**flow/config.mk**
```make
export PLATFORM = sky130hd
export DESIGN_NAME = CPU
export DESIGN_NICKNAME = CPU
export VERILOG_FILES = /design/flow/design.v
export SDC_FILE = /design/flow/constraint.sdc
export NUM_CORES = 4
export LEC_CHECK = 0
export CAP_MARGIN = 20
export CORE_MARGIN = 2
export CORE_UTILIZATION = 54
export CTS_CLUSTER_SIZE = 53
export SETUP_SLACK_MARGIN = 0.98
export SLEW_MARGIN = 20
export TNS_END_PERCENT = 5
```
**flow/constraint.sdc**
```tcl
create_clock -name core_clock -period 3.56 [get_ports {clk}]
set_input_delay 0.7120 -clock core_clock [delete_from_list [all_inputs] [get_ports {clk}]]
set_output_delay 0.7120 -clock core_clock [all_outputs]
set_load 0.01 [all_outputs]
```
**flow/design.v**
```verilog
`timescale 1ns/1ns
module adder_1(input[11:0] a ,output[11:0] out);
	wire[11:0] b = 12'b000000000001;
	assign out = a + b;
endmodule
module adder(input[11:0] a , b , output[11:0] out);
	assign out = a + b ;
endmodule
`timescale 1ns/1ns
module alu(input[2:0] fun , input[7:0] a,b ,input cin , output logic[7:0] out , output logic zero,cout);
	always @(fun,a,b,cin)begin
    cout = 1'b0;
    case(fun)
      3'b000 : {cout,out} = a + b ;
      3'b001 : {cout,out} = a + b + cin;
      3'b010 : {cout,out} = a - b;
		  3'b011 : {cout,out} = a - b + cin;
		  3'b100 : out = a & b;
		  3'b101 : out = a | b;
		  3'b110 : out = a ^ b;
		  3'b111 : out = ~(a & b);
    endcase
	end
  assign zero = (out == 8'b0) ? 1 : 0;
endmodule
module controller(input[5:0] code,input ze,c,rst,output reg pop,push,memorywrite,memoryread,writeReg,selRR2,selALU2,selpc,ldz,ldc,selz,selc,output reg [1:0] selWD,selRet,output reg [2:0]ALUfn);
  always @(ze,c,code,rst)begin
    pop <= 1'b0;
    push <= 1'b0;
    memorywrite <= 1'b0;
    memoryread <= 1'b0;
    writeReg<= 1'b0;
    selRR2<= 1'b0;
    selALU2<= 1'b0;
    selRet<= 2'b00;
    selpc<= 1'b0;
    ldz<= 1'b0;
    ldc<= 1'b0;
    selz <= 1'b0;
    selc <= 1'b0;
    selWD<= 2'b00;
    ALUfn <= 3'b000;
    if (~rst)begin
    if (code[5:4] == 2'b00) begin
      ALUfn <= code[3:1];
      ldz <= 1'b1;
      ldc <= 1'b1;
      selALU2 <= 1'b1;
      writeReg <= 1'b1;
    end
    if (code [5:4] == 2'b01) begin
      ALUfn <= code[3:1];
      ldz <= 1'b1;
      ldc <= 1'b1;
      writeReg <= 1'b1;
    end
    if (code[5:3] == 3'b110) begin
      selz <= 1'b1;
      selc <= 1'b1;
      ldz <= 1'b1;
      ldc <= 1'b1;
      selWD <= 2'b10;
      writeReg <= 1'b1;
    end
    if (code[5:3] == 3'b100) begin
      selRR2 <= 1'b1;
      ALUfn <= 3'b000;
      if (code [2:1] == 2'b00) begin
        memoryread <= 1'b1;
        selWD<= 2'b01;
        writeReg <= 1'b1;
      end
      if (code [2:1] == 2'b01)begin
        memorywrite<= 1'b1;
      end
    end
    if (code[5:3] == 3'b101) begin
      case(code[2:1])
        2'b00 : selpc <= ze?1:0;
        2'b01 : selpc <= ze?0:1;
        2'b10 : selpc <= c?1:0;
        2'b11 : selpc <= c?0:1;
      endcase
    end
    if (code[5:2] == 4'b1110)begin
      selRet <= 2'b10;
      selpc <= 1'b1;
      if (code[1] == 1'b1)
        push <= 1'b1;
    end
    if (code[5:0] == 6'b111100) begin
      pop <= 1'b1;
      selRet <=2'b01;
    end
    end
  end
endmodule
`timescale 1ns / 1ns
module signExtender(extend, extended );
	input[7:0] extend;
	output[11:0] extended;
	assign extended[7:0] = extend[7:0];
	assign extended[11:8] = {4{extend[7]}};
endmodule
module ff(input in,ld,clk,rst,output logic out);
  always@(posedge clk,posedge rst) begin
    if(rst)
      out <= 1'b0;
    else if(ld)
      out <= in;
  end
endmodule
`timescale 1ns/1ns
module mux2_12(input[11:0] a , b ,input sel , output[11:0] out);
	assign out = (sel) ? b : a ;
endmodule
module mux2_8(input[7:0] a , b , input sel , output[7:0] out);
	assign out = (sel) ? b : a ;
endmodule
module mux2_3(input[2:0] a , b , input sel , output[2:0] out);
	assign out = (sel) ? b : a ;
endmodule
module mux2_1(input a , b , input sel , output out);
	assign out = (sel) ? b : a ;
endmodule
module mux3(input[7:0] a , b , c,input[1:0] sel,output[7:0] out);
  assign out = (sel == 2'b00)?a:(sel == 2'b01)? b:c;
endmodule
module mux3_12(input[11:0] a , b , c,input[1:0] sel,output[11:0] out);
  assign out = (sel == 2'b00)?a:(sel == 2'b01)? b:c;
endmodule
module pc(input[11:0] in,input clk,rst,output logic[11:0] pc);
  always@(posedge clk,posedge rst)begin
    if (rst)
      pc <= 12'b0;
    else
      pc <= in;
  end
endmodule
module registerFile(input[2:0] RR1,RR2,WR,input[7:0] WD,input W,clk,rst,output logic [7:0] RD1,RD2);
  logic[7:0][7:0] registers;
  assign RD1 = registers[RR1];
  assign RD2 = registers[RR2];
  always @(posedge clk,posedge rst)begin
    if (rst)
      registers <= '0;
    else if (W)
      registers[WR] <= WD;
  end
endmodule
`timescale 1ns/1ns
module shiftReg(input[7:0] Data,input[2:0]sc,input[1:0]fn,output logic[7:0] out,output logic c,z);
  logic [15:0] rotl, rotr;
  assign rotl = {Data, Data} << sc;
  assign rotr = {Data, Data} >> sc;
  always@(*)begin
    c = 1'b0;
    case (fn)
      2'b00 : begin
        out = Data << sc;
        if (sc != 3'd0) c = Data[3'd0 - sc];
      end
      2'b01 : begin
        out = Data >> sc;
        if (sc != 3'd0) c = Data[sc - 3'd1];
      end
      2'b10 : out = rotl[15:8];
      default : out = rotr[7:0];
    endcase
  end
  assign z = out?0:1;
endmodule
module stack(input[11:0] in,input push,pop,clk,rst,output logic[11:0] out);
  logic[7:0][11:0] memory;
  assign out = memory[0];
  always@(posedge clk,posedge rst)begin
    if (rst)
      memory <= '0;
    else begin
      if(pop)begin
        for (int i=1; i<8; i++)begin
          memory[i-1] <= memory[i];
        end
        memory[7] <= 12'b0;
      end
      else if (push)begin
        for (int i=0; i<7; i++)begin
          memory[7-i] <= memory[6-i];
        end
        memory[0] <= in;
      end
    end
  end
endmodule
module datapath(input pop,push,memorywrite,memoryread,writeReg,selRR2,selALU2,selpc,ldz,ldc,selz,selc,input [1:0] selWD,selRet,input  [2:0]ALUfn,input clk,rst, output ze,c,output [5:0] code,
                output [11:0] imem_addr, input [18:0] imem_data, output [7:0] dmem_addr, dmem_wdata, input [7:0] dmem_rdata);
  wire [11:0] pc_1 , ret;
  stack Stack(pc_1,push,pop,clk,rst,ret);
  wire[11:0] f_pc,next_pc;
  wire [18:0] ins;
  mux3_12 pc_ret(f_pc , ret , ins[11:0] , selRet ,next_pc);
  wire[11:0] pc;
  pc PC(next_pc ,clk,rst,pc);
  assign imem_addr = pc;
  assign ins = imem_data;
  wire [11:0]extended;
  signExtender Ex(ins[7:0], extended );
  adder_1 In(pc ,pc_1);
  wire[11:0] apc;
  adder Add(pc_1 , extended , apc);
  mux2_12 pc1_apc(pc_1 , apc , selpc , f_pc);
  wire [2:0] RR2;
  mux2_3 sel_RR2(ins[7:5] , ins[13:11] , selRR2, RR2);
  wire [7:0] Out,RD,ALUOut,WD;
  mux3 sel_WD( ALUOut,RD,Out, selWD,WD);
  wire[7:0] RD1,RD2;
  registerFile RF(ins[10:8],RR2,ins[13:11],WD,writeReg,clk,rst,RD1,RD2);
  wire[7:0] ALU2;
  mux2_8 sel_ALU2(ins[7:0] , RD2, selALU2,ALU2);
  wire zero,carry;
  alu Alu(ALUfn ,RD1,ALU2 ,c ,ALUOut ,zero,carry);
  wire shc,shz;
  shiftReg Shr(RD1,ins[7:5],ins[15:14],Out,shc,shz);
  wire ff1;
  mux2_1 sel_z(zero,shz,selz , ff1);
  ff ff_z(ff1,ldz,clk,rst,ze);
  wire ff2;
  mux2_1 sel_c(carry,shc,selc , ff2);
  ff ff_c(ff2,ldc,clk,rst,c);
  assign dmem_addr = ALUOut;
  assign dmem_wdata = RD2;
  assign RD = dmem_rdata;
  assign code = ins[18:13];
endmodule
`timescale 1ns/1ns
module CPU(input clk,rst,
           output [11:0] imem_addr, input [18:0] imem_data,
           output [7:0] dmem_addr, dmem_wdata, output dmem_we, dmem_re, input [7:0] dmem_rdata);
  wire pop,push,memorywrite,memoryread,writeReg,selRR2,selALU2,selpc,ldz,ldc,selz,selc;
  wire[1:0] selWD,selRet;
  wire[2:0] ALUfn;
  wire ze,c;
  wire[5:0] code;
  datapath dp(pop,push,memorywrite,memoryread,writeReg,selRR2,selALU2,selpc,ldz,ldc,selz,selc,selWD,selRet,ALUfn,clk,rst, ze,c,code,
              imem_addr, imem_data, dmem_addr, dmem_wdata, dmem_rdata);
  controller cl( code, ze,c,rst, pop,push,memorywrite,memoryread,writeReg,selRR2,selALU2,selpc,ldz,ldc,selz,selc,selWD,selRet,ALUfn);
  assign dmem_we = memorywrite;
  assign dmem_re = memoryread;
endmodule
```
**flow/run.sh**
```bash
#!/bin/bash
# the make line also repeats each setting of config.mk as NAME=value (left out here)
make -C /OpenROAD-flow-scripts/flow DESIGN_CONFIG=/design/flow/config.mk WORK_HOME=/design/flow/orfs CLKGATE_MAP_FILE= finish
```
==> results of run 1 <==
layer usage:
layer | vias up | GRT usage, % | wire length (um)
met5 | - | 0 | 0
met1 | 6489 | 48.77 | 19100
met2 | 655 | 60.68 | 22350
li1 | 5948 | - | -
met4 | 0 | 17.59 | 2388
met3 | 167 | 6.179 | 3434
cell type report:
class,instances,share of cell area (%)
well taps,319,2.173
multi-input cells,1079,48.27
clock inverters,15,1.138
clock buffers,17,2.316
flip-flops and latches,174,23.72
inverters,61,1.301
repair buffers,450,21.08
timing repair:
item / CTS / global route
endpoints found under the hold margin: 0 / 0
endpoints found under the setup margin: 192 / 133
resized: 224 / 120
pin swaps: 54 / 70
buffers inserted: 41 / 17
through the flow:
stage               hold slack (ns)  setup slack (ns)  setup TNS, ns  total power [W]
floorplan                    0.4497            -2.151        -259.21         0.006454
global placement             0.4670            -2.833        -161.86         0.009334
detailed placement           0.4662            -2.890        -166.80         0.009454
CTS                          0.4825            -2.097         -92.95          0.01214
global route                 0.5309            -2.310        -115.48          0.01349
finish                       0.4782            -2.193        -107.56          0.01288
==> results.sh, run 1 <==
# flow metrics
export IMPL_comb_power_share_pct=58.9
export IMPL_crit_top_cell="buf_6"
export IMPL_io_pins=59
export IMPL_skew_ns=0.01877
export IMPL_rsz0062_at_grt="yes"
export IMPL_powerSeq_w=0.00331
export IMPL_start_kind="primary input"
export IMPL_most_common_cell="dfrtp_1"
export IMPL_ctsHoldBuffers=0
export IMPL_fmax_mhz=173.8
export IMPL_fp_nets=1486
export IMPL_synth_edff_count=0
export IMPL_synthSimpleGateAreaFrac_pct=16.20
export IMPL_cts_clk_slew_worst_paths_ns=0.08
export IMPL_period_needed_ns=5.753
export IMPL_synthTopCellsByArea="dfrtp_1, mux4_2, mux2i_1"
export IMPL_worst_pin_slew_ns=1.169
export IMPL_synthCells=1404
export IMPL_clock_sinks=174
export IMPL_wire_per_inst_um=22.35
export IMPL_hp_class="reg -> reg"
export IMPL_cts_tree="built"
export IMPL_mux_share_pct=15.78
export IMPL_yosys_area_top_type_share_pct=33.84
export IMPL_ys_cells=1404
export IMPL_rr_worst_depth=28
export IMPL_power_per_cell_area_nw_per_um2=701.4
export IMPL_hold_violations=0
export IMPL_synthTopLogicFamily="AND-OR/OR-AND gates"
export IMPL_intPower_w=0.007564
export IMPL_rows=56
export IMPL_slowest_stage="or4_4"
export IMPL_top_power_group="combinational cells"
export IMPL_netlist_area_sq_um=12870
export IMPL_rr_startpoint="dp.RF.registers[35]"
export IMPL_numCtsBuffers=17
export IMPL_insertedDiodeCount=0
export IMPL_track_usage_pct=37.27
export IMPL_reg2reg_to="dp.ff_c.out"
export IMPL_async_flop_share_pct=100.0
export IMPL_top_cells_by_count="dfrtp_1, nand2_1, nor2_1"
export IMPL_dieArea_sq_um=25080
export IMPL_grt_remaining_overflow=0
export IMPL_grt_pass1_vias=12722
export IMPL_slowest_delay_ns=0.42
export IMPL_drt_initial_drc_count=1460
export IMPL_ir_drop_v=0.0004896
export IMPL_ys_flop_type="dfrtp_1"
export IMPL_p_comb_w=0.00759
export IMPL_num_nets_final=1865
export IMPL_synthAoiAreaFrac_pct=21.27
export IMPL_ys_seq_share_pct=33.84
export IMPL_yosys_warnings=7
export IMPL_worstPathMaxFanout=4
export IMPL_p_switching_w=0.005321
export IMPL_htree_num_levels=4
export IMPL_p_sw_share_pct=41.29
export IMPL_ys_area_sq_um=12870
export IMPL_core_sq_um=23400
export IMPL_top_area_cell="dfrtp_1"
export IMPL_power_share_sequential_pct=25.7
export IMPL_num_vias=13259
export IMPL_drt_total_wl_mm=47.28
export IMPL_nFillCells=1638
export IMPL_grt_antenna_before_repair=0
export IMPL_p_leak_nw=8.181
export IMPL_detail_route_first_pass_iterations=6
export IMPL_die_h_um=158.4
export IMPL_seq_area_sq_um=4358
export IMPL_finalInstanceArea_sq_um=18370
export IMPL_cts_buffer_depth=2
export IMPL_gp_congestion=0.9953
export IMPL_hp_start="dp.Stack.memory[87]"
export IMPL_maxCapViolCount=0
export IMPL_grt_max_degree=69
export IMPL_avgViaCountPerCell=6.269
export IMPL_synth_cell_types=98
export IMPL_drc=0
export IMPL_power_share_clock_pct=15.4
export IMPL_cp_endpoint="dmem_addr[7]"
export IMPL_post_dp_cell_area_sq_um=16230
export IMPL_cp_required_ns=2.85
export IMPL_finalClockPeriodUsage_pct=161.6
export IMPL_warnings=52
export IMPL_clock_latency_ns=0.45
export IMPL_rrSetupSlack_ns=-1.14
export IMPL_cp_end_kind="output port"
export IMPL_root_buffer="clkbuf_16"
export IMPL_setup_viol=81
export IMPL_syn_area_per_cell_sq_um=9.164
export IMPL_arrival_ns=5.04
export IMPL_grt_pass1_wl_mm=71.10
export IMPL_hold_path_depth=2
export IMPL_status="finished with violations"
export IMPL_xor_share_pct=2.665
export IMPL_ys_sh_adder_pct=5.329
export IMPL_logic_area_sq_um=8866
export IMPL_cp_depth=22
export IMPL_fp_dieW_um=158.4
export IMPL_hpwl_mm=33.61
export IMPL_startpoint="imem_data[17]"
export IMPL_worstPathCellList="buf_8 -> nor4b_4 -> buf_6 -> buf_6 -> a21oi_4 -> buf_6 -> buf_4 -> mux4_2 -> mux2i_2 -> buf_4 -> a21o_1 -> buf_4 -> buf_6 -> ha_4 -> o21ba_4 -> or4_4 -> a311o_1 -> mux2_4 -> a2111o_1 -> o221ai_2 -> inv_1 -> buf_2"
export IMPL_final_setup_worst_slack_ns=-2.193
export IMPL_violations="negative setup slack"
export IMPL_synth_flops=174
export IMPL_fp_utilization_pct=54.98
export IMPL_cp_top_family="AND-OR/OR-AND gates"
export IMPL_holdPathEnd="dp.Stack.memory[75]"
export IMPL_antenna_left=0
export IMPL_cp_num_buf_inv=10
export IMPL_port_buffers=58
export IMPL_drv_slew=0
export IMPL_criticalPathCategory="in -> out"
export IMPL_area_delta_synth_final_pct=42.77
export IMPL_clock_power_w=0.00199
export IMPL_utilization_pct=78.49
export IMPL_fin_cells=2115
export IMPL_placed_cells=2025
export IMPL_relSlewSlack_pct=21.76
==> run 2: changes to the inputs <==
Settings changed: ABC_AREA set to 1, CORE_UTILIZATION 54 to 67, CTS_CLUSTER_DIAMETER set to 192, CTS_CLUSTER_SIZE 53 to 99, SETUP_SLACK_MARGIN 0.98 to unset, TNS_END_PERCENT 5 to unset.
Clock period 3.56 ns to 3.67 ns, I/O delays scaled along.
==> run 2 against run 1 <==
  * Power decreased by 22%
  * The layout still fails its checks (negative setup slack)
  * Synthesized cell count increased by 26%
  * Largest power group unchanged
  * Via count increased by 20%
  * Hold slack improved by 0.0054 ns
==> results.sh, run 2 <==
# flow metrics
export IMPL_status="finished with violations"
export IMPL_violations="negative setup slack"
export IMPL_most_common_cell="nand2_1"
export IMPL_power_per_cell_area_nw_per_um2=593.1
export IMPL_arrival_ns=4.87
export IMPL_ys_area_sq_um=12660
export IMPL_ys_seq_share_pct=34.39
export IMPL_drt_initial_drc_count=2538
export IMPL_cts_tree="built"
export IMPL_hp_class="reg -> reg"
export IMPL_startpoint="imem_data[18]"
export IMPL_mux_share_pct=0
export IMPL_grt_pass1_wl_mm=76.04
export IMPL_rr_startpoint="dp.RF.registers[0]"
export IMPL_num_vias=15946
export IMPL_ys_flop_type="dfrtp_1"
export IMPL_rows=50
export IMPL_fp_nets=1851
export IMPL_setup_viol=76
export IMPL_synth_flops=174
export IMPL_cp_top_family="simple AND/OR/NAND/NOR gates"
export IMPL_root_buffer="clkbuf_16"
export IMPL_power_share_clock_pct=18.0
export IMPL_wire_per_inst_um=23.86
export IMPL_synthTopCellsByArea="dfrtp_1, nand2_1, nand3_1"
export IMPL_p_total_w=0.01010
export IMPL_ctsHoldBuffers=0
export IMPL_yosys_area_top_type_share_pct=34.39
export IMPL_fmax_mhz=178.4
export IMPL_synthTopLogicFamily="simple AND/OR/NAND/NOR gates"
export IMPL_hold_violations=0
export IMPL_drc=0
export IMPL_top_power_group="combinational cells"
export IMPL_cp_num_buf_inv=9
export IMPL_power_share_sequential_pct=30.4
export IMPL_track_usage_pct=48.64
export IMPL_cp_endpoint="dmem_addr[7]"
export IMPL_fp_dieW_um=141.5
export IMPL_drv_slew=0
export IMPL_warnings=52
export IMPL_p_sw_share_pct=44.20
export IMPL_numCtsBuffers=17
export IMPL_netlist_area_sq_um=12660
export IMPL_ys_cells=1769
export IMPL_period_needed_ns=5.604
export IMPL_p_switching_w=0.004466
export IMPL_clock_sinks=174
export IMPL_cp_depth=26
export IMPL_relSlewSlack_pct=44.81
export IMPL_criticalPathCategory="in -> out"
export IMPL_hp_start="dp.ff_z.out"
export IMPL_grt_remaining_overflow=0
export IMPL_synthCells=1769
export IMPL_synthAoiAreaFrac_pct=20.01
export IMPL_synth_edff_count=0
export IMPL_maxCapViolCount=0
export IMPL_hold_path_depth=2
export IMPL_hpwl_mm=32.51
export IMPL_io_pins=59
export IMPL_die_h_um=141.5
export IMPL_gp_congestion=1.054
export IMPL_cp_required_ns=2.94
export IMPL_start_kind="primary input"
export IMPL_avgViaCountPerCell=6.903
export IMPL_top_cells_by_count="nand2_1, inv_1, dfrtp_1"
export IMPL_yosys_warnings=7
export IMPL_syn_area_per_cell_sq_um=7.158
export IMPL_ys_sh_adder_pct=5.415
export IMPL_synthSimpleGateAreaFrac_pct=27.40
export IMPL_grt_antenna_before_repair=1
export IMPL_grt_max_degree=84
export IMPL_clock_latency_ns=0.46
export IMPL_slowest_stage="nor2_2"
export IMPL_dieArea_sq_um=20010
export IMPL_p_leak_nw=8.194
export IMPL_area_delta_synth_final_pct=34.54
export IMPL_rsz0062_at_grt="yes"
export IMPL_grt_pass1_vias=14846
export IMPL_num_nets_final=2144
export IMPL_fp_utilization_pct=67.92
export IMPL_detail_route_first_pass_iterations=14
export IMPL_cts_buffer_depth=2
export IMPL_comb_power_share_pct=51.5
export IMPL_port_buffers=58
export IMPL_antenna_left=0
export IMPL_core_sq_um=18640
export IMPL_intPower_w=0.005637
export IMPL_top_area_cell="dfrtp_1"
export IMPL_worstPathMaxFanout=6
export IMPL_reg2reg_to="dp.RF.registers[39]"
export IMPL_powerSeq_w=0.00308
export IMPL_p_comb_w=0.00521
export IMPL_rr_worst_depth=26
export IMPL_xor_share_pct=2.184
export IMPL_synth_cell_types=55
export IMPL_skew_ns=0.02180
export IMPL_final_setup_worst_slack_ns=-1.934
export IMPL_slowest_delay_ns=0.44
export IMPL_holdPathEnd="dp.ff_z.out"
export IMPL_clock_power_w=0.00182
export IMPL_rrSetupSlack_ns=-0.67
export IMPL_drt_total_wl_mm=55.11
export IMPL_htree_num_levels=4
export IMPL_finalClockPeriodUsage_pct=152.7
export IMPL_async_flop_share_pct=100.0
export IMPL_ir_drop_v=0.0007274
export IMPL_utilization_pct=91.38
export IMPL_cp_end_kind="output port"
export IMPL_worst_pin_slew_ns=0.8258
export IMPL_cts_clk_slew_worst_paths_ns=0.07
run 2: routing by layer:
layer,wire (um),track usage (%),up-vias
met5,0,0,-
met2,23500,78.21,1625
li1,-,-,6518
met1,17580,57.90,7178
met4,6115,35.26,0
met3,7914,10.63,625
run 2: cell type report:
cell class	instances	area, sq um
antenna	1	2.502
timing repair buffer	355	2893
sequential	174	4354
clock buffer	18	429.2
inverter	238	932.1
clock inverter	14	150.1
fill	774	1608
tap	234	292.8
multi-input combinational	1276	7981
run 2: repair_timing:
action | CTS | global route
endpoints found under the setup margin | 82 | 76
pin swaps | 71 | 56
setup buffers | 30 | 27
resized | 163 | 125
gates cloned | 0 | 1
run 2: stage by stage:
step	setup slack [ns]	cell area [sq um]	TNS [ns]	hold WS, ns	std cells
3_3_place_gp	-2.046	15240	-106.63	0.4569	2235
3_5_place_dp	-2.147	15240	-113.65	0.4656	2235
2_1_floorplan	-1.553	13020	-193.17	0.4436	1769
4_1_cts	-1.206	16430	-31.06	0.4748	2291
6_report	-1.934	17040	-62.14	0.4836	2310
5_1_grt	-2.099	17030	-69.58	0.5143	2309
==> run 3: changes to the inputs <==
Settings changed: CAP_MARGIN 20 to 10, CELL_PAD_IN_SITES_DETAIL_PLACEMENT set to 0, CORE_ASPECT_RATIO set to 1.07, CORE_UTILIZATION 67 to 72, CTS_CLUSTER_DIAMETER 192 to 177, CTS_CLUSTER_SIZE 99 to 41, HOLD_SLACK_MARGIN set to -0.09, MIN_ROUTING_LAYER set to met1, PLACE_DENSITY_LB_ADDON set to 0.01, SETUP_SLACK_MARGIN set to 1.56.
Clock period 3.67 ns to 5.31 ns, I/O delays scaled along.
==> run 3 against run 2 <==
  * The flow now stops in global routing
  * Synthesized cell count did not move
  * Die size fell by 6.7%
  * Area after synthesis did not move
==> results.sh, run 3 <==
# source this file to load flow results
export IMPL_placed_cells=2144
export IMPL_synthTopCellsByArea="dfrtp_1, nand2_1, nand3_1"
export IMPL_netlist_area_sq_um=12660
export IMPL_synthAoiAreaFrac_pct=20.01
export IMPL_port_buffers=58
export IMPL_core_sq_um=17390
export IMPL_yosys_area_top_type_share_pct=34.39
export IMPL_fp_utilization_pct=72.81
export IMPL_fp_dieW_um=132.2
export IMPL_synth_cell_types=55
export IMPL_fp_nets=1851
export IMPL_ys_cells=1769
export IMPL_cts_buffer_depth=2
export IMPL_synth_flops=174
export IMPL_ys_area_sq_um=12660
export IMPL_pre_cts_ws_ns=-1.129
export IMPL_top_area_cell="dfrtp_1"
export IMPL_stop_error="[ERROR DPL-0038] Utilization greater than 100%, impossible to legalize"
export IMPL_stop_stage="global routing"
export IMPL_dieArea_sq_um=18660
export IMPL_synthTopLogicFamily="simple AND/OR/NAND/NOR gates"
export IMPL_htree_num_levels=4
export IMPL_xor_share_pct=2.184
export IMPL_ctsHoldBuffers=0
export IMPL_status="aborted with a tool error"
export IMPL_die_h_um=141.2
export IMPL_gp_congestion=1.050
export IMPL_ys_seq_share_pct=34.39
export IMPL_root_buffer="clkbuf_16"
export IMPL_clock_sinks=174
export IMPL_ys_flop_type="dfrtp_1"
export IMPL_hpwl_mm=31.54
export IMPL_ys_sh_adder_pct=5.415
export IMPL_synthSimpleGateAreaFrac_pct=27.40
export IMPL_rows=50
export IMPL_top_cells_by_count="nand2_1, inv_1, dfrtp_1"
export IMPL_io_pins=59
export IMPL_numCtsBuffers=17
export IMPL_async_flop_share_pct=100.0
export IMPL_most_common_cell="nand2_1"
export IMPL_mux_share_pct=0
export IMPL_syn_area_per_cell_sq_um=7.158
export IMPL_yosys_warnings=7
export IMPL_synth_edff_count=0
export IMPL_synthCells=1769
run 3: through the flow:
step / utilization (%) / setup TNS (ns) / area [sq um]
after floorplan: - / -3.553 / 13020
after global placement: 83.78 / -12.78 / 14570
after detailed placement: 83.78 / -18.29 / 14570
after CTS: 93.97 / -0.4650 / 16340
run 3: what timing repair did:
action                                  4_1_cts
buffers inserted                             43
cloned                                        3
endpoints found under the setup margin       84
gates resized                               289
pin swaps                                    78
==> run 4: changes to the inputs <==
Settings changed: ABC_AREA 1 to unset, CELL_PAD_IN_SITES_DETAIL_PLACEMENT 0 to unset, CELL_PAD_IN_SITES_GLOBAL_PLACEMENT set to 3, CORE_ASPECT_RATIO 1.07 to 1.08, CORE_MARGIN 2 to 8, CORE_UTILIZATION 72 to 40, CTS_CLUSTER_DIAMETER 177 to 386, CTS_CLUSTER_SIZE 41 to 10, GPL_ROUTABILITY_DRIVEN set to 1, GPL_TIMING_DRIVEN set to 1, HOLD_SLACK_MARGIN -0.09 to -0.02, PLACE_DENSITY_LB_ADDON 0.01 to unset, SETUP_SLACK_MARGIN 1.56 to 0.74, TNS_END_PERCENT set to 15.
Clock period 5.31 ns to 4.72 ns, I/O delays scaled along.
==> run 4 against run 3 <==
  * Die size rose by 100%
  * Area after synthesis rose by 1.6%
  * Synthesized cell count fell by 21%
  * The layout now fails its checks (negative setup slack)
==> results.sh, run 4 <==
# flow metrics
export IMPL_ys_sh_adder_pct=5.329
export IMPL_ir_drop_v=0.0003141
export IMPL_rr_startpoint="dp.RF.registers[1]"
export IMPL_top_cells_by_count="dfrtp_1, nand2_1, nor2_1"
export IMPL_power_share_sequential_pct=26.1
export IMPL_hold_violations=0
export IMPL_setup_tns_ns=-36.03
export IMPL_cts_buffer_depth=2
export IMPL_ys_cells=1404
export IMPL_gp_congestion=0.9704
export IMPL_num_nets_final=1791
export IMPL_async_flop_share_pct=100.0
export IMPL_cp_end_kind="output port"
export IMPL_cp_required_ns=3.78
export IMPL_num_vias=12530
export IMPL_fp_nets=1486
export IMPL_slowest_stage="or4_4"
export IMPL_comb_power_share_pct=56.7
export IMPL_worstPathCellList="buf_8 -> nor4b_4 -> buf_6 -> nor2_4 -> a21oi_4 -> buf_6 -> buf_6 -> mux4_2 -> mux2i_2 -> a21o_1 -> buf_6 -> ha_4 -> or4_4 -> a311o_1 -> mux2_4 -> a2111o_1 -> o221ai_2 -> inv_1 -> buf_2"
export IMPL_cts_tree="built"
export IMPL_nFillCells=2875
export IMPL_p_total_w=0.009375
export IMPL_fp_utilization_pct=40.43
export IMPL_synthTopCellsByArea="dfrtp_1, mux4_2, mux2i_1"
export IMPL_power_share_clock_pct=17.2
export IMPL_final_setup_worst_slack_ns=-1.492
export IMPL_cts_clk_slew_worst_paths_ns=0.07
export IMPL_rows=68
export IMPL_top_area_cell="dfrtp_1"
export IMPL_worst_pin_slew_ns=0.8732
export IMPL_skew_ns=0.02154
export IMPL_detail_route_first_pass_iterations=5
export IMPL_maxCapViolCount=0
export IMPL_netlist_area_sq_um=12870
export IMPL_holdPathEnd="dp.Stack.memory[81]"
export IMPL_crit_top_cell="buf_6"
export IMPL_ys_flop_type="dfrtp_1"
export IMPL_insertedDiodeCount=0
export IMPL_start_kind="primary input"
export IMPL_clock_latency_ns=0.45
export IMPL_cp_depth=19
export IMPL_wire_per_inst_um=22.46
export IMPL_dieArea_sq_um=38160
export IMPL_synthTopLogicFamily="AND-OR/OR-AND gates"
export IMPL_clock_power_w=0.00161
export IMPL_rrSetupSlack_ns=0.27
export IMPL_top_power_group="combinational cells"
export IMPL_clock_sinks=174
export IMPL_synth_flops=174
export IMPL_hpwl_mm=35.18
export IMPL_reg2reg_to="dp.RF.registers[5]"
export IMPL_finalClockPeriodUsage_pct=131.6
export IMPL_relSlewSlack_pct=41.34
export IMPL_yosys_warnings=7
export IMPL_area_delta_synth_final_pct=36.57
export IMPL_die_h_um=202.4
export IMPL_grt_pass1_vias=12860
export IMPL_htree_num_levels=4
export IMPL_core_sq_um=31820
export IMPL_antenna_left=0
export IMPL_finalInstanceArea_sq_um=17570
export IMPL_track_usage_pct=25.16
export IMPL_power_per_cell_area_nw_per_um2=533.6
export IMPL_cp_endpoint="dmem_addr[7]"
export IMPL_placed_cells=2043
export IMPL_xor_share_pct=2.665
export IMPL_root_buffer="clkbuf_16"
export IMPL_drt_total_wl_mm=48.10
export IMPL_setup_viol=67
export IMPL_fmax_mhz=161.0
export IMPL_cp_num_buf_inv=7
export IMPL_fin_cells=2142
export IMPL_most_common_cell="dfrtp_1"
export IMPL_hp_start="dp.Stack.memory[93]"
export IMPL_post_dp_cell_area_sq_um=15640
export IMPL_hp_class="reg -> reg"
export IMPL_startpoint="imem_data[16]"
export IMPL_criticalPathCategory="in -> out"
export IMPL_arrival_ns=5.27
export IMPL_powerSeq_w=0.00245
export IMPL_violations="negative setup slack"
export IMPL_seq_area_sq_um=4354
export IMPL_synthSimpleGateAreaFrac_pct=16.20
export IMPL_status="finished with violations"
export IMPL_cp_top_family="AND-OR/OR-AND gates"
export IMPL_io_pins=59
export IMPL_p_sw_share_pct=38.88
export IMPL_drc=0
export IMPL_grt_max_degree=110
export IMPL_grt_remaining_overflow=0
export IMPL_p_comb_w=0.00532
export IMPL_synthCells=1404
export IMPL_logic_area_sq_um=8521
export IMPL_p_leak_nw=7.700
export IMPL_ctsHoldBuffers=0
export IMPL_slowest_delay_ns=0.54
export IMPL_drt_initial_drc_count=1032
export IMPL_synth_cell_types=98
export IMPL_numCtsBuffers=17
export IMPL_ys_seq_share_pct=33.84
export IMPL_rr_worst_depth=23
export IMPL_period_needed_ns=6.212
export IMPL_rsz0062_at_grt="yes"
export IMPL_avgViaCountPerCell=5.850
export IMPL_p_switching_w=0.003645
export IMPL_port_buffers=58
export IMPL_intPower_w=0.005731
export IMPL_hold_path_depth=2
export IMPL_worstPathMaxFanout=5
export IMPL_drv_slew=0
export IMPL_synthAoiAreaFrac_pct=21.27
export IMPL_yosys_area_top_type_share_pct=33.84
export IMPL_synth_edff_count=0
export IMPL_whs_ns=0.4833
export IMPL_ys_area_sq_um=12870
export IMPL_warnings=54
export IMPL_grt_pass1_wl_mm=75.22
export IMPL_grt_antenna_before_repair=0
export IMPL_syn_area_per_cell_sq_um=9.164
export IMPL_mux_share_pct=15.78
export IMPL_fp_dieW_um=188.6
[run 4: routing by layer]
metal	track usage (%)	vias to the layer above	part of all wire (%)
li1	-	5797	-
met1	32.36	6250	42
met2	42.12	397	49
met3	3.637	86	5.0
met4	9.832	0	3.5
met5	0	-	0
[run 4: metrics by stage]
stage | util, % | setup WS, ns
3_5_place_dp | 49.15 | -2.308
4_1_cts | 54.36 | -1.373
2_1_floorplan | - | -1.455
6_report | 55.22 | -1.492
5_1_grt | 55.22 | -1.626
3_3_place_gp | 49.15 | -2.203
[run 4: final cells by class]
class                      instances  share of cell area [%]
timing repair buffer             376                   18.64
multi-input combinational       1079                   48.49
clock inverter                    15                   1.317
tap                              420                   2.991
clock buffer                      17                   2.421
sequential                       174                   24.78
inverter                          61                   1.360
[run 4: what timing repair did]
item / in CTS / in global routing
pin swaps: 55 / 26
buffers inserted: 62 / 5
resized: 201 / 59
endpoints found under the setup margin: 83 / 84
==> run 5: changes to the inputs <==
Settings changed: ABC_AREA set to 1, CAP_MARGIN 10 to 35, CELL_PAD_IN_SITES_DETAIL_PLACEMENT set to 0, CELL_PAD_IN_SITES_GLOBAL_PLACEMENT 3 to unset, CORE_ASPECT_RATIO 1.08 to 1.82, CORE_UTILIZATION 40 to 50, CTS_CLUSTER_DIAMETER 386 to 177, CTS_CLUSTER_SIZE 10 to 98, GPL_ROUTABILITY_DRIVEN 1 to unset, GPL_TIMING_DRIVEN 1 to unset, HOLD_SLACK_MARGIN -0.02 to unset, PLACE_DENSITY set to 0.39, SETUP_SLACK_MARGIN 0.74 to -0.56, SLEW_MARGIN 20 to 30.
Clock period 4.72 ns to 5.66 ns, I/O delays scaled along.
==> run 5 against run 4 <==
  * The layout still fails its checks (negative setup slack)
  * Flip-flop count unchanged
  * Power down 37%
  * Register-to-register slack better by 1.4 ns
  * Setup slack better by 0.80 ns
==> results.sh, run 5 <==
# flow metrics
export IMPL_insertedDiodeCount=0
export IMPL_yosys_area_top_type_share_pct=34.39
export IMPL_core_sq_um=24890
export IMPL_clock_power_w=0.00127
export IMPL_rows=78
export IMPL_drc=0
export IMPL_grt_max_degree=177
export IMPL_mux_share_pct=0
export IMPL_rrSetupSlack_ns=1.69
export IMPL_p_leak_nw=7.506
export IMPL_holdPathEnd="dp.ff_z.out"
export IMPL_period_needed_ns=6.354
export IMPL_p_sw_share_pct=41.53
export IMPL_clock_sinks=174
export IMPL_cts_buffer_depth=2
export IMPL_area_delta_synth_final_pct=21.87
export IMPL_cp_endpoint="dmem_addr[7]"
export IMPL_xor_share_pct=2.184
export IMPL_hold_path_depth=2
export IMPL_synthAoiAreaFrac_pct=20.01
export IMPL_drt_total_wl_mm=46.96
export IMPL_grt_pass1_vias=13304
export IMPL_slowest_stage="clkdlybuf4s50_1"
export IMPL_top_power_group="combinational cells"
export IMPL_synthTopCellsByArea="dfrtp_1, nand2_1, nand3_1"
export IMPL_arrival_ns=5.22
export IMPL_htree_num_levels=4
export IMPL_relSlewSlack_pct=46.81
export IMPL_yosys_warnings=7
export IMPL_numCtsBuffers=17
export IMPL_cts_tree="built"
export IMPL_detail_route_first_pass_iterations=6
export IMPL_placed_cells=2241
export IMPL_power_share_clock_pct=21.3
export IMPL_async_flop_share_pct=100.0
export IMPL_gp_congestion=1.003
export IMPL_setup_tns_ns=-3.722
export IMPL_grt_remaining_overflow=0
export IMPL_synth_edff_count=0
export IMPL_root_buffer="clkbuf_16"
export IMPL_avgViaCountPerCell=5.825
export IMPL_ys_flop_type="dfrtp_1"
export IMPL_whs_ns=0.4784
export IMPL_power_per_cell_area_nw_per_um2=384.7
export IMPL_pre_cts_ws_ns=-1.233
export IMPL_status="finished with violations"
export IMPL_startpoint="imem_data[18]"
export IMPL_hp_start="dp.ff_z.out"
export IMPL_grt_antenna_before_repair=0
export IMPL_warnings=53
export IMPL_dieArea_sq_um=30900
export IMPL_post_dp_cell_area_sq_um=14580
export IMPL_top_area_cell="dfrtp_1"
export IMPL_cp_depth=33
export IMPL_worst_pin_slew_ns=0.7967
export IMPL_power_share_sequential_pct=33.9
export IMPL_intPower_w=0.003471
export IMPL_slowest_delay_ns=0.48
export IMPL_synthSimpleGateAreaFrac_pct=27.40
export IMPL_finalInstanceArea_sq_um=15430
export IMPL_antenna_left=0
export IMPL_rr_worst_depth=23
export IMPL_skew_ns=0.01429
export IMPL_cp_top_family="buffers and inverters"
export IMPL_reg2reg_to="dp.RF.registers[12]"
export IMPL_syn_area_per_cell_sq_um=7.158
export IMPL_netlist_area_sq_um=12660
export IMPL_violations="negative setup slack"
export IMPL_hp_class="reg -> reg"
export IMPL_synthTopLogicFamily="simple AND/OR/NAND/NOR gates"
export IMPL_fp_utilization_pct=50.88
export IMPL_num_vias=13276
export IMPL_synth_cell_types=55
export IMPL_cp_end_kind="output port"
export IMPL_num_nets_final=2028
export IMPL_worstPathMaxFanout=9
export IMPL_cp_num_buf_inv=14
export IMPL_drv_slew=0
export IMPL_powerSeq_w=0.00201
export IMPL_start_kind="primary input"
export IMPL_setup_viol=8
export IMPL_fin_cells=2279
export IMPL_p_switching_w=0.002465
export IMPL_clock_latency_ns=0.45
export IMPL_maxCapViolCount=0
export IMPL_grt_pass1_wl_mm=72.06
export IMPL_comb_power_share_pct=44.7
export IMPL_ys_cells=1769
export IMPL_fp_dieW_um=134.0
export IMPL_wire_per_inst_um=20.60
export IMPL_rr_startpoint="dp.RF.registers[56]"
export IMPL_io_pins=59
export IMPL_drt_initial_drc_count=824
export IMPL_final_setup_worst_slack_ns=-0.6937
export IMPL_hold_violations=0
export IMPL_fmax_mhz=157.4
export IMPL_track_usage_pct=30.29
export IMPL_rsz0062_at_grt="yes"
export IMPL_p_comb_w=0.00266
export IMPL_cp_required_ns=4.53
export IMPL_ys_sh_adder_pct=5.415
export IMPL_finalClockPeriodUsage_pct=112.3
export IMPL_most_common_cell="nand2_1"
export IMPL_cts_clk_slew_worst_paths_ns=0.07
export IMPL_ys_area_sq_um=12660
export IMPL_die_h_um=230.7
export IMPL_port_buffers=58
export IMPL_ir_drop_v=0.0003461
export IMPL_fp_nets=1851
export IMPL_ys_seq_share_pct=34.39
export IMPL_criticalPathCategory="in -> out"
export IMPL_synth_flops=174
export IMPL_top_cells_by_count="nand2_1, inv_1, dfrtp_1"
export IMPL_hpwl_mm=35.92
export IMPL_synthCells=1769
## run 5: cell type report
cell class	count	area (sq um)
clock buffers	17	425.4
flip-flops and latches	174	4354
inverters	238	902.1
clock inverters	15	214.0
well taps	320	400.4
fillers	2396	9455
multi-input cells	1276	7138
repair buffers	239	1997
## run 5: per-stage QoR
stage,total power (W),util (%)
after global placement,0.004558,58.58
after CTS,0.005900,61.60
after floorplan,0.003495,-
final,0.005937,62.01
after global routing,0.006297,62.01
after detailed placement,0.004588,58.58
## run 5: per-layer routing
| metal | GRT usage [%] | share of wire, % | up-vias |
|---|---|---|---|
| li1 | - | - | 6267 |
| met1 | 31.64 | 36 | 6324 |
| met2 | 52.89 | 51 | 500 |
| met3 | 4.654 | 5.0 | 185 |
| met4 | 24.34 | 8.4 | 0 |
| met5 | 0 | 0 | - |
## run 5: timing repair
item	CTS	global route
pin swaps	7	11
resized	28	24
hold buffers	0	0
cloned	0	0
endpoints found under the setup margin	7	8
buffers inserted	4	1
==> run 6: changes to the inputs <==
Settings changed: CAP_MARGIN 35 to 40, CELL_PAD_IN_SITES_DETAIL_PLACEMENT 0 to unset, CORE_ASPECT_RATIO 1.82 to 0.93, CORE_MARGIN 8 to 2, CORE_UTILIZATION 50 to 57, CTS_CLUSTER_DIAMETER 177 to 371, CTS_CLUSTER_SIZE 98 to 99, MIN_ROUTING_LAYER met1 to unset, PLACE_DENSITY 0.39 to 0.41, SETUP_SLACK_MARGIN -0.56 to 0.65, SLEW_MARGIN 30 to 20, TNS_END_PERCENT 15 to 10.
Clock period 5.66 ns to 2.81 ns, I/O delays scaled along.
==> run 6 against run 5 <==
  * The layout still fails its checks (negative setup slack)
  * Clock skew is 0.0050 ns higher
  * Wire length rose by 8.1%
  * Power rose by 130%
  * First-iteration DRC count is 130% higher
  * Core utilization is 21 points higher
  * Synthesized cell count stayed put
  * Design area grew 18%
  * Combinational power grew to 2.7 times the previous value
  * Via count rose by 14%
  * Setup slack worse by 1.2 ns
  * Cell count increased by 9.1%
  * Critical endpoint is now dp.ff_z.out
  * Largest cell class unchanged
  * Largest power group unchanged
==> results.sh, run 6 <==
# flow metrics
export IMPL_track_usage_pct=42.50
export IMPL_setup_viol=82
export IMPL_cts_buffer_depth=2
export IMPL_numCtsBuffers=17
export IMPL_power_share_sequential_pct=29.3
export IMPL_comb_power_share_pct=52.6
export IMPL_netlist_area_sq_um=12660
export IMPL_met3_usage_pct=8.561
export IMPL_start_kind="primary input"
export IMPL_antenna_left=0
export IMPL_power_per_cell_area_nw_per_um2=743.9
export IMPL_top_cells_by_count="nand2_1, inv_1, dfrtp_1"
export IMPL_worstPathMaxFanout=5
export IMPL_top_area_cell="dfrtp_1"
export IMPL_wire_per_inst_um=20.41
export IMPL_cts_clk_slew_worst_paths_ns=0.09
export IMPL_fp_utilization_pct=58.09
export IMPL_cp_top_family="buffers and inverters"
export IMPL_port_buffers=58
export IMPL_p_leak_nw=8.890
export IMPL_grt_antenna_before_repair=0
export IMPL_cp_num_buf_inv=13
export IMPL_fp_nets=1851
export IMPL_criticalPathCategory="in -> reg"
export IMPL_fmax_mhz=212.9
export IMPL_rsz0062_at_grt="yes"
export IMPL_setup_tns_ns=-103.41
export IMPL_cp_end_kind="flop"
export IMPL_violations="negative setup slack"
export IMPL_fp_dieW_um=158.6
export IMPL_cts_tree="built"
export IMPL_io_pins=59
export IMPL_insertedDiodeCount=0
export IMPL_avgViaCountPerCell=6.061
export IMPL_arrival_ns=5.03
export IMPL_final_setup_worst_slack_ns=-1.887
export IMPL_ys_sh_adder_pct=5.415
export IMPL_rr_startpoint="dp.RF.registers[0]"
export IMPL_yosys_warnings=7
export IMPL_skew_ns=0.01931
export IMPL_clock_latency_ns=0.45
export IMPL_ys_cells=1769
export IMPL_period_needed_ns=4.697
export IMPL_root_buffer="clkbuf_16"
export IMPL_htree_num_levels=4
export IMPL_p_comb_w=0.00712
export IMPL_warnings=52
export IMPL_top_power_group="combinational cells"
export IMPL_grt_max_degree=67
export IMPL_cp_endpoint="dp.ff_z.out"
export IMPL_startpoint="imem_data[17]"
export IMPL_drc=0
export IMPL_hold_violations=0
export IMPL_synthTopCellsByArea="dfrtp_1, nand2_1, nand3_1"
export IMPL_most_common_cell="nand2_1"
export IMPL_syn_area_per_cell_sq_um=7.158
export IMPL_mux_share_pct=0
export IMPL_synth_cell_types=55
export IMPL_rrSetupSlack_ns=-1.41
export IMPL_utilization_pct=83.46
export IMPL_synthAoiAreaFrac_pct=20.01
export IMPL_relSlewSlack_pct=59.00
export IMPL_num_nets_final=2259
export IMPL_grt_remaining_overflow=0
export IMPL_drt_initial_drc_count=1872
export IMPL_rr_worst_depth=28
export IMPL_yosys_area_top_type_share_pct=34.39
export IMPL_clock_power_w=0.00245
export IMPL_slowest_stage="fa_2"
export IMPL_p_sw_share_pct=41.89
export IMPL_powerSeq_w=0.00396
export IMPL_gp_congestion=1.006
export IMPL_use_met2_pct=67.79
export IMPL_hpwl_mm=35.58
export IMPL_maxCapViolCount=0
export IMPL_dieArea_sq_um=23420
export IMPL_core_sq_um=21800
export IMPL_async_flop_share_pct=100.0
export IMPL_drt_total_wl_mm=50.77
export IMPL_die_h_um=147.7
export IMPL_intPower_w=0.007864
export IMPL_synthCells=1769
export IMPL_status="finished with violations"
export IMPL_reg2reg_to="dp.ff_z.out"
export IMPL_xor_share_pct=2.184
export IMPL_use_met1_pct=55.70
export IMPL_ys_area_sq_um=12660
export IMPL_cp_required_ns=3.14
export IMPL_ys_seq_share_pct=34.39
export IMPL_fin_cells=2487
export IMPL_cp_depth=35
export IMPL_rows=52
export IMPL_num_vias=15073
export IMPL_slowest_delay_ns=0.59
export IMPL_synth_edff_count=0
export IMPL_synthSimpleGateAreaFrac_pct=27.40
export IMPL_p_switching_w=0.005668
export IMPL_ys_flop_type="dfrtp_1"
export IMPL_ir_drop_v=0.0009240
export IMPL_power_share_clock_pct=18.1
export IMPL_drv_slew=0
export IMPL_grt_busiest_layer="met2"
export IMPL_area_delta_synth_final_pct=43.67
export IMPL_worst_pin_slew_ns=0.6151
export IMPL_synthTopLogicFamily="simple AND/OR/NAND/NOR gates"
export IMPL_grt_pass1_vias=14644
export IMPL_synth_flops=174
export IMPL_placed_cells=2397
export IMPL_grt_pass1_wl_mm=77.33
export IMPL_hp_class="in -> async"
export IMPL_ctsHoldBuffers=0
export IMPL_detail_route_first_pass_iterations=7
export IMPL_clock_sinks=174
export IMPL_finalClockPeriodUsage_pct=167.1
run 6: repair_timing:
item / CTS / global route
resized: 250 / 117
setup endpoints to repair: 258 / 170
buffers inserted: 38 / 17
pin swaps: 68 / 67
cloned: 1 / 1
run 6: stage by stage:
stage               power [W]  setup slack (ns)  hold slack (ns)  instance area [sq um]
finish                0.01353            -1.887           0.3418                  18190
global route          0.01423            -2.041           0.3628                  18190
CTS                   0.01293            -1.748           0.3747                  17680
detailed placement   0.009899            -2.840           0.4743                  16110
global placement     0.009701            -2.748           0.4628                  16080
floorplan            0.007081            -2.069           0.4436                  12770
run 6: layout make-up:
type / count / area (sq um)
clock inverters: 15 / 166.4
fillers: 1345 / 3605
multi-input cells: 1276 / 7945
well taps: 297 / 371.6
inverters: 238 / 922.1
repair buffers: 470 / 4006
flip-flops and latches: 174 / 4354
clock buffers: 17 / 425.4
run 6: layer usage:
metal / vias up / wire length (um)
li1: 6735 / -
met1: 7066 / 19340
met2: 1047 / 23310
met3: 225 / 5394
met4: 0 / 2721
met5: - / 0
==> run 7: changes to the inputs <==
Settings changed: ABC_AREA 1 to unset, CAP_MARGIN 40 to 20, CORE_ASPECT_RATIO 0.93 to unset, CORE_UTILIZATION 57 to 40, CTS_CLUSTER_DIAMETER 371 to unset, CTS_CLUSTER_SIZE 99 to unset, PLACE_DENSITY 0.41 to unset, SETUP_SLACK_MARGIN 0.65 to unset, TNS_END_PERCENT 10 to unset.
Clock period 2.81 ns to 4.38 ns, I/O delays scaled along.
==> run 7 against run 6 <==
  * The layout still fails its checks (negative setup slack)
  * Global-route usage fell by 16 points
  * Clock skew fell by 0.0022 ns
  * Non-clock buffer count is 101 lower
  * Synthesized cell count down 21%
  * Wire length decreased by 13%
  * Combinational power fell by about 20%
  * Area after synthesis grew 1.6%
  * Design area decreased by 2.6%
  * Die size increased by 44%
  * Critical endpoint is now dmem_addr[7]
==> results.sh, run 7 <==
# flow metrics
export IMPL_setup_viol=66
export IMPL_skew_ns=0.01708
export IMPL_grt_antenna_before_repair=0
export IMPL_comb_power_share_pct=57.6
export IMPL_ys_sh_adder_pct=5.329
export IMPL_num_nets_final=1784
export IMPL_grt_pass1_vias=12150
export IMPL_power_share_clock_pct=15.5
export IMPL_yosys_area_top_type_share_pct=33.84
export IMPL_dieArea_sq_um=33620
export IMPL_netlist_area_sq_um=12870
export IMPL_synth_edff_count=0
export IMPL_arrival_ns=5.12
export IMPL_ys_area_sq_um=12870
export IMPL_worstPathMaxFanout=4
export IMPL_crit_top_cell="buf_6"
export IMPL_synth_flops=174
export IMPL_clock_latency_ns=0.45
export IMPL_placed_cells=2043
export IMPL_io_pins=59
export IMPL_fp_dieW_um=183.3
export IMPL_rows=65
export IMPL_criticalPathCategory="in -> out"
export IMPL_num_vias=12321
export IMPL_fin_cells=2116
export IMPL_grt_max_degree=176
export IMPL_worstPathCellList="buf_8 -> nor4b_4 -> buf_6 -> nor2_4 -> a21oi_4 -> buf_6 -> mux4_2 -> mux2i_4 -> a21o_1 -> buf_6 -> inv_2 -> fa_2 -> buf_4 -> buf_6 -> xor2_2 -> and3_4 -> nand3_4 -> inv_1 -> and3_1 -> a2111o_1 -> o221ai_2 -> inv_1 -> buf_6"
export IMPL_antenna_left=0
export IMPL_power_per_cell_area_nw_per_um2=556.4
export IMPL_hold_violations=0
export IMPL_cts_tree="built"
export IMPL_synthSimpleGateAreaFrac_pct=16.20
export IMPL_ys_flop_type="dfrtp_1"
export IMPL_slowest_stage="mux4_2"
export IMPL_cp_top_family="buffers and inverters"
export IMPL_synthCells=1404
export IMPL_warnings=54
export IMPL_ys_cells=1404
export IMPL_core_sq_um=31640
export IMPL_die_h_um=183.3
export IMPL_drv_slew=0
export IMPL_relSlewSlack_pct=27.46
export IMPL_cts_buffer_depth=2
export IMPL_period_needed_ns=6.001
export IMPL_p_sw_share_pct=39.70
export IMPL_syn_area_per_cell_sq_um=9.164
export IMPL_hp_start="dp.Stack.memory[93]"
export IMPL_violations="negative setup slack"
export IMPL_area_delta_synth_final_pct=37.78
export IMPL_fp_nets=1486
export IMPL_drc=0
export IMPL_gp_congestion=0.9537
export IMPL_fp_utilization_pct=40.67
export IMPL_rsz0062_at_grt="yes"
export IMPL_reg2reg_to="dp.ff_z.out"
export IMPL_finalClockPeriodUsage_pct=137.0
export IMPL_top_area_cell="dfrtp_1"
export IMPL_start_kind="primary input"
export IMPL_cp_num_buf_inv=10
export IMPL_clock_power_w=0.00153
export IMPL_cp_end_kind="output port"
export IMPL_final_setup_worst_slack_ns=-1.621
export IMPL_powerSeq_w=0.00265
export IMPL_rr_startpoint="dp.RF.registers[0]"
export IMPL_root_buffer="clkbuf_16"
export IMPL_drt_initial_drc_count=1070
export IMPL_insertedDiodeCount=0
export IMPL_rr_worst_depth=19
export IMPL_fmax_mhz=166.6
export IMPL_maxCapViolCount=0
export IMPL_clock_sinks=174
export IMPL_grt_pass1_wl_mm=69.24
export IMPL_intPower_w=0.005948
export IMPL_status="finished with violations"
export IMPL_slowest_delay_ns=0.51
export IMPL_most_common_cell="dfrtp_1"
export IMPL_avgViaCountPerCell=5.823
export IMPL_cp_depth=23
export IMPL_synth_cell_types=98
export IMPL_htree_num_levels=4
export IMPL_cp_endpoint="dmem_addr[7]"
export IMPL_top_cells_by_count="dfrtp_1, nand2_1, nor2_1"
export IMPL_async_flop_share_pct=100.0
export IMPL_ys_seq_share_pct=33.84
export IMPL_cts_clk_slew_worst_paths_ns=0.06
export IMPL_hp_class="reg -> reg"
export IMPL_rrSetupSlack_ns=0.01
export IMPL_p_comb_w=0.00568
export IMPL_p_leak_nw=7.684
export IMPL_synthAoiAreaFrac_pct=21.27
export IMPL_hpwl_mm=32.46
export IMPL_synthTopLogicFamily="AND-OR/OR-AND gates"
export IMPL_top_power_group="combinational cells"
export IMPL_yosys_warnings=7
export IMPL_holdPathEnd="dp.Stack.memory[81]"
export IMPL_xor_share_pct=2.665
export IMPL_wire_per_inst_um=20.94
export IMPL_synthTopCellsByArea="dfrtp_1, mux4_2, mux2i_1"
export IMPL_mux_share_pct=15.78
export IMPL_hold_path_depth=2
export IMPL_track_usage_pct=26.68
export IMPL_startpoint="imem_data[17]"
export IMPL_ir_drop_v=0.0003014
export IMPL_p_switching_w=0.003916
export IMPL_power_share_sequential_pct=26.9
export IMPL_worst_pin_slew_ns=1.084
export IMPL_port_buffers=58
export IMPL_grt_remaining_overflow=0
export IMPL_nFillCells=2745
export IMPL_drt_total_wl_mm=44.31
export IMPL_utilization_pct=56.03
export IMPL_cp_required_ns=3.50
export IMPL_detail_route_first_pass_iterations=5
export IMPL_numCtsBuffers=17
## run 7: area by class of cell
class                   count  area [sq um]  area share [%]
flip-flops and latches    174          4354           24.56
repair buffers            369          3203           18.07
multi-input cells        1079          8851           49.93
inverters                  61         234.0           1.320
clock inverters            12         138.9          0.7835
well taps                 402         503.0           2.837
clock buffers              19         442.9           2.499
## run 7: repair_timing
action,in CTS,in global routing
hold buffers,0,0
gates resized,150,84
pin swaps,48,49
endpoints found under the setup margin,82,66
buffers inserted,29,19
## run 7: metrics by stage
step | total power [W] | hold slack, ns | TNS, ns | area, sq um | setup WS [ns]
after detailed placement | 0.007534 | 0.4731 | -114.54 | 15910 | -2.472
after global routing | 0.01049 | 0.5204 | -54.74 | 17730 | -1.734
after global placement | 0.007466 | 0.4715 | -109.25 | 15910 | -2.335
after CTS | 0.009478 | 0.5000 | -39.76 | 17160 | -1.600
final | 0.009863 | 0.4942 | -47.12 | 17730 | -1.621
after floorplan | 0.005320 | 0.4554 | -145.03 | 13220 | -1.659
## run 7: metal layers
| metal | GRT usage (%) | wire length [um] |
|---|---|---|
| met1 | 37.60 | 20050 |
| met2 | 41.64 | 20570 |
| met3 | 3.912 | 2210 |
| met4 | 10.14 | 1477 |
| met5 | 0 | 0 |
==> run 8: changes to the inputs <==
Settings changed: CAP_MARGIN 20 to 10, CELL_PAD_IN_SITES_DETAIL_PLACEMENT set to 0, CELL_PAD_IN_SITES_GLOBAL_PLACEMENT set to 3, CORE_ASPECT_RATIO set to 0.63, CORE_UTILIZATION 40 to 31, CTS_CLUSTER_DIAMETER set to 240, GPL_ROUTABILITY_DRIVEN set to 0, GPL_TIMING_DRIVEN set to 1, HOLD_SLACK_MARGIN set to 0.09, MAX_ROUTING_LAYER set to met4, MIN_ROUTING_LAYER set to met2, TNS_END_PERCENT set to 35.
Clock period 4.38 ns to 5.66 ns, I/O delays scaled along.
==> run 8 against run 7 <==
  * The layout still fails its checks (negative setup slack)
  * Wire length up 25%
  * Power down 18%
  * First-iteration DRC count up 140%
  * Hold slack worse by 0.016 ns
  * Sequential share of layout area up 0.44 points
  * Critical path type unchanged
  * Largest power group unchanged
==> results.sh, run 8 <==
# flow metrics
export IMPL_p_sw_share_pct=43.92
export IMPL_holdPathEnd="dp.Stack.memory[79]"
export IMPL_htree_num_levels=4
export IMPL_slowest_stage="mux4_2"
export IMPL_finalClockPeriodUsage_pct=115.4
export IMPL_rrSetupSlack_ns=0.87
export IMPL_seq_area_sq_um=4354
export IMPL_slowest_delay_ns=0.49
export IMPL_fin_cells=2242
export IMPL_core_sq_um=41120
export IMPL_logic_area_sq_um=8682
export IMPL_startpoint="imem_data[16]"
export IMPL_fp_nets=1486
export IMPL_clock_sinks=174
export IMPL_dr_max_layer_used="met4"
export IMPL_relSlewSlack_pct=31.19
export IMPL_power_share_sequential_pct=27.1
export IMPL_yosys_area_top_type_share_pct=33.84
export IMPL_status="finished with violations"
export IMPL_wl_met2_mm=25.01
export IMPL_synthTopCellsByArea="dfrtp_1, mux4_2, mux2i_1"
export IMPL_synthAoiAreaFrac_pct=21.27
export IMPL_dieArea_sq_um=43190
export IMPL_syn_area_per_cell_sq_um=9.164
export IMPL_track_usage_pct=40.42
export IMPL_ys_cells=1404
export IMPL_whs_ns=0.4781
export IMPL_clock_latency_ns=0.46
export IMPL_async_flop_share_pct=100.0
export IMPL_cp_required_ns=4.53
export IMPL_most_common_cell="dfrtp_1"
export IMPL_hpwl_mm=38.85
export IMPL_rows=59
export IMPL_ys_flop_type="dfrtp_1"
export IMPL_clock_power_w=0.00129
export IMPL_p_comb_w=0.00457
export IMPL_worstPathMaxFanout=5
export IMPL_hp_class="reg -> reg"
export IMPL_wl_met1_um=0
export IMPL_nFillCells=4071
export IMPL_ctsHoldBuffers=0
export IMPL_ir_drop_v=0.0001700
export IMPL_die_h_um=165.7
export IMPL_fmax_mhz=153.1
export IMPL_placed_cells=2151
export IMPL_grt_max_degree=110
export IMPL_xor_share_pct=2.665
export IMPL_p_total_w=0.008041
export IMPL_io_pins=59
export IMPL_wl_met3_mm=27.06
export IMPL_start_kind="primary input"
export IMPL_power_share_clock_pct=16.0
export IMPL_final_setup_worst_slack_ns=-0.8718
export IMPL_violations="negative setup slack"
export IMPL_warnings=55
export IMPL_synth_cell_types=98
export IMPL_skew_ns=0.02528
export IMPL_period_needed_ns=6.532
export IMPL_cts_buffer_depth=2
export IMPL_cts_tree="built"
export IMPL_grt_pass1_vias=19178
export IMPL_grt_remaining_overflow=0
export IMPL_num_vias=17081
export IMPL_rr_startpoint="dp.RF.registers[0]"
export IMPL_yosys_warnings=7
export IMPL_antenna_left=0
export IMPL_hold_path_depth=2
export IMPL_worst_pin_slew_ns=1.032
export IMPL_drt_initial_drc_count=2554
export IMPL_grt_pass1_wl_mm=83.11
export IMPL_top_area_cell="dfrtp_1"
export IMPL_pre_cts_ws_ns=-1.815
export IMPL_grt_antenna_before_repair=3
export IMPL_ys_area_sq_um=12870
export IMPL_synthCells=1404
export IMPL_top_cells_by_count="dfrtp_1, nand2_1, nor2_1"
export IMPL_ys_seq_share_pct=33.84
export IMPL_synthTopLogicFamily="AND-OR/OR-AND gates"
export IMPL_p_leak_nw=7.417
export IMPL_detail_route_first_pass_iterations=9
export IMPL_drc=0
export IMPL_crit_top_cell="buf_4"
export IMPL_setup_viol=21
export IMPL_fp_dieW_um=260.7
export IMPL_synth_edff_count=0
export IMPL_criticalPathCategory="in -> out"
export IMPL_arrival_ns=5.40
export IMPL_avgViaCountPerCell=7.619
export IMPL_cp_top_family="buffers and inverters"
export IMPL_intPower_w=0.004509
export IMPL_num_nets_final=1744
export IMPL_synth_flops=174
export IMPL_powerSeq_w=0.00218
export IMPL_cp_endpoint="dmem_addr[6]"
export IMPL_rr_worst_depth=16
export IMPL_cts_clk_slew_worst_paths_ns=0.09
export IMPL_ys_sh_adder_pct=5.329
export IMPL_maxCapViolCount=0
export IMPL_wire_per_inst_um=24.69
export IMPL_port_buffers=58
export IMPL_cp_depth=22
export IMPL_reg2reg_to="dp.ff_z.out"
export IMPL_worstPathCellList="buf_8 -> nor4b_4 -> buf_6 -> nor2_4 -> a21oi_4 -> buf_6 -> mux4_2 -> mux2i_1 -> buf_4 -> a21oi_4 -> ha_4 -> fa_2 -> a211oi_4 -> buf_4 -> or2_4 -> a311oi_4 -> buf_4 -> or3_1 -> a21oi_1 -> o21ai_1 -> inv_1 -> buf_2"
export IMPL_cp_num_buf_inv=8
export IMPL_root_buffer="clkbuf_16"
export IMPL_power_per_cell_area_nw_per_um2=461.8
export IMPL_netlist_area_sq_um=12870
export IMPL_rsz0062_at_grt="yes"
export IMPL_drt_total_wl_mm=55.35
export IMPL_drv_slew=0
export IMPL_hold_violations=0
export IMPL_cp_end_kind="output port"
export IMPL_p_switching_w=0.003532
export IMPL_fp_utilization_pct=31.29
export IMPL_top_power_group="combinational cells"
export IMPL_hp_start="dp.Stack.memory[91]"
export IMPL_area_delta_synth_final_pct=35.34
export IMPL_comb_power_share_pct=56.9
export IMPL_utilization_pct=42.35
export IMPL_numCtsBuffers=17
export IMPL_mux_share_pct=15.78
export IMPL_synthSimpleGateAreaFrac_pct=16.20
## run 8: metrics by stage
step / cell area [sq um] / setup TNS, ns
after global routing: 17400 / -10.21
after floorplan: 12970 / -9.094
after detailed placement: 15660 / -58.56
after global placement: 15660 / -54.81
final: 17410 / -5.479
after CTS: 16860 / -5.077
## run 8: what timing repair did
| action | in CTS | in global routing |
|---|---|---|
| hold endpoints to repair | 0 | 0 |
| resized | 130 | 78 |
| buffers inserted | 28 | 19 |
| setup endpoints to repair | 66 | 66 |
| pin swaps | 44 | 49 |
## run 8: metal layers
layer,global-route usage (%),up-vias
met2,41.11,5026
met5,-,-
met1,-,5972
met3,61.29,411
met4,5.043,0
li1,-,5672
## run 8: layout make-up
type	instances	share of cell area, %
Clock inverter	14	1.071
Sequential cell	174	25.01
Tap cell	549	3.945
Clock buffer	18	2.465
Multi-Input combinational cell	1079	49.86
Inverter	61	1.344
Timing Repair Buffer	329	16.05
Antenna cell	18	0.2587
==> run 9: changes to the inputs <==
Settings changed: ABC_AREA set to 1, CELL_PAD_IN_SITES_GLOBAL_PLACEMENT 3 to unset, CORE_ASPECT_RATIO 0.63 to 1.82, CORE_UTILIZATION 31 to 56, CTS_CLUSTER_DIAMETER 240 to 177, CTS_CLUSTER_SIZE set to 41, GPL_ROUTABILITY_DRIVEN 0 to unset, GPL_TIMING_DRIVEN 1 to unset, HOLD_SLACK_MARGIN 0.09 to 0.16, MAX_ROUTING_LAYER met4 to unset, MIN_ROUTING_LAYER met2 to met1, PLACE_DENSITY_LB_ADDON set to 0.01, SETUP_SLACK_MARGIN set to 1.24, TNS_END_PERCENT 35 to unset.
==> run 9 against run 8 <==
  * Design area up 0.24%
  * Still fails the layout checks on negative setup slack
  * Area after synthesis is 1.6% lower
  * First-iteration DRC count is 44% lower
  * Core utilization up 36 points
  * Critical endpoint is now dmem_addr[5]
  * Cell count increased by 5.4%
  * Clock-buffer cell count increased by 1
  * Clock skew decreased by 0.011 ns
  * Register-to-register slack got worse by 0.14 ns
  * Largest power group unchanged
  * Critical path depth up 7
  * Combinational power down 26%
  * Fmax grew 5.2%
==> results.sh, run 9 <==
# flow metrics
export IMPL_status="finished with violations"
export IMPL_violations="negative setup slack"
export IMPL_hold_violations=0
export IMPL_detail_route_first_pass_iterations=6
export IMPL_period_needed_ns=6.209
export IMPL_core_sq_um=22310
export IMPL_synthSimpleGateAreaFrac_pct=27.40
export IMPL_hold_path_depth=2
export IMPL_hp_class="reg -> reg"
export IMPL_fmax_mhz=161.0
export IMPL_p_leak_nw=8.278
export IMPL_wire_per_inst_um=22.60
export IMPL_rrSetupSlack_ns=0.73
export IMPL_synth_cell_types=55
export IMPL_num_nets_final=2125
export IMPL_synth_flops=174
export IMPL_async_flop_share_pct=100.0
export IMPL_holdPathEnd="dp.RF.registers[9]"
export IMPL_startpoint="imem_data[18]"
export IMPL_fp_dieW_um=115.5
export IMPL_synthTopLogicFamily="simple AND/OR/NAND/NOR gates"
export IMPL_num_vias=14407
export IMPL_drv_slew=0
export IMPL_area_delta_synth_final_pct=37.86
export IMPL_synthCells=1769
export IMPL_cp_endpoint="dmem_addr[5]"
export IMPL_hpwl_mm=36.96
export IMPL_clock_power_w=0.00111
export IMPL_finalClockPeriodUsage_pct=109.7
export IMPL_dieArea_sq_um=23880
export IMPL_setup_viol=7
export IMPL_avgViaCountPerCell=6.099
export IMPL_relSlewSlack_pct=26.64
export IMPL_hp_start="dp.RF.registers[9]"
export IMPL_netlist_area_sq_um=12660
export IMPL_setup_tns_ns=-1.896
export IMPL_p_sw_share_pct=42.39
export IMPL_drt_total_wl_mm=53.38
export IMPL_rsz0062_at_grt="yes"
export IMPL_ys_seq_share_pct=34.39
export IMPL_most_common_cell="nand2_1"
export IMPL_cp_num_buf_inv=11
export IMPL_htree_num_levels=4
export IMPL_power_share_sequential_pct=30.7
export IMPL_powerSeq_w=0.00200
export IMPL_top_power_group="combinational cells"
export IMPL_clock_latency_ns=0.46
export IMPL_power_per_cell_area_nw_per_um2=373.2
export IMPL_synthTopCellsByArea="dfrtp_1, nand2_1, nand3_1"
export IMPL_intPower_w=0.003753
export IMPL_cp_depth=29
export IMPL_fp_utilization_pct=56.75
export IMPL_drc=0
export IMPL_start_kind="primary input"
export IMPL_io_pins=59
export IMPL_arrival_ns=5.08
export IMPL_track_usage_pct=43.69
export IMPL_worst_pin_slew_ns=1.100
export IMPL_p_comb_w=0.00340
export IMPL_top_cells_by_count="nand2_1, inv_1, dfrtp_1"
export IMPL_power_share_clock_pct=17.1
export IMPL_drt_initial_drc_count=1419
export IMPL_ys_area_sq_um=12660
export IMPL_skew_ns=0.01458
export IMPL_slowest_stage="nand4_1"
export IMPL_reg2reg_to="dp.ff_z.out"
export IMPL_clock_sinks=174
export IMPL_port_buffers=58
export IMPL_rows=74
export IMPL_numCtsBuffers=17
export IMPL_final_setup_worst_slack_ns=-0.5494
run 9: layer usage:
| layer | GRT usage, % | vias up | part of all wire [%] |
|---|---|---|---|
| li1 | - | 6461 | - |
| met1 | 39.75 | 6774 | 30 |
| met2 | 75.58 | 783 | 49 |
| met3 | 11.36 | 389 | 8.2 |
| met4 | 43.29 | 0 | 12 |
| met5 | 0 | - | 0 |
run 9: metrics by stage:
step	utilization [%]	setup WS, ns	power [W]	instances	hold slack, ns
after detailed placement	66.23	-1.046	0.004593	2233	0.4693
after global routing	78.22	-0.8215	0.006863	2361	0.5174
after global placement	66.23	-0.9519	0.004522	2233	0.4602
after floorplan	-	-0.3585	0.003540	1769	0.4436
after CTS	74.77	-0.01219	0.006109	2332	0.4787
final	78.23	-0.5494	0.006515	2362	0.4855
run 9: timing repair:
action,CTS,global route
hold endpoints to repair,0,0
buffers inserted,66,28
pin swaps,80,77
gates cloned,1,0
endpoints found under the setup margin,84,74
resized,275,138
run 9: final cells by class:
class	instances	area, sq um	area share (%)
Antenna cell	2	5.005	0.02867
Clock buffer	19	442.9	2.537
Clock inverter	13	108.9	0.6236
Inverter	238	935.9	5.362
Multi-Input combinational cell	1276	8210	47.04
Sequential cell	174	4354	24.94
Tap cell	304	380.4	2.179
Timing Repair Buffer	336	3018	17.29
No activity file was given, so power comes from the tool's default toggle rates.
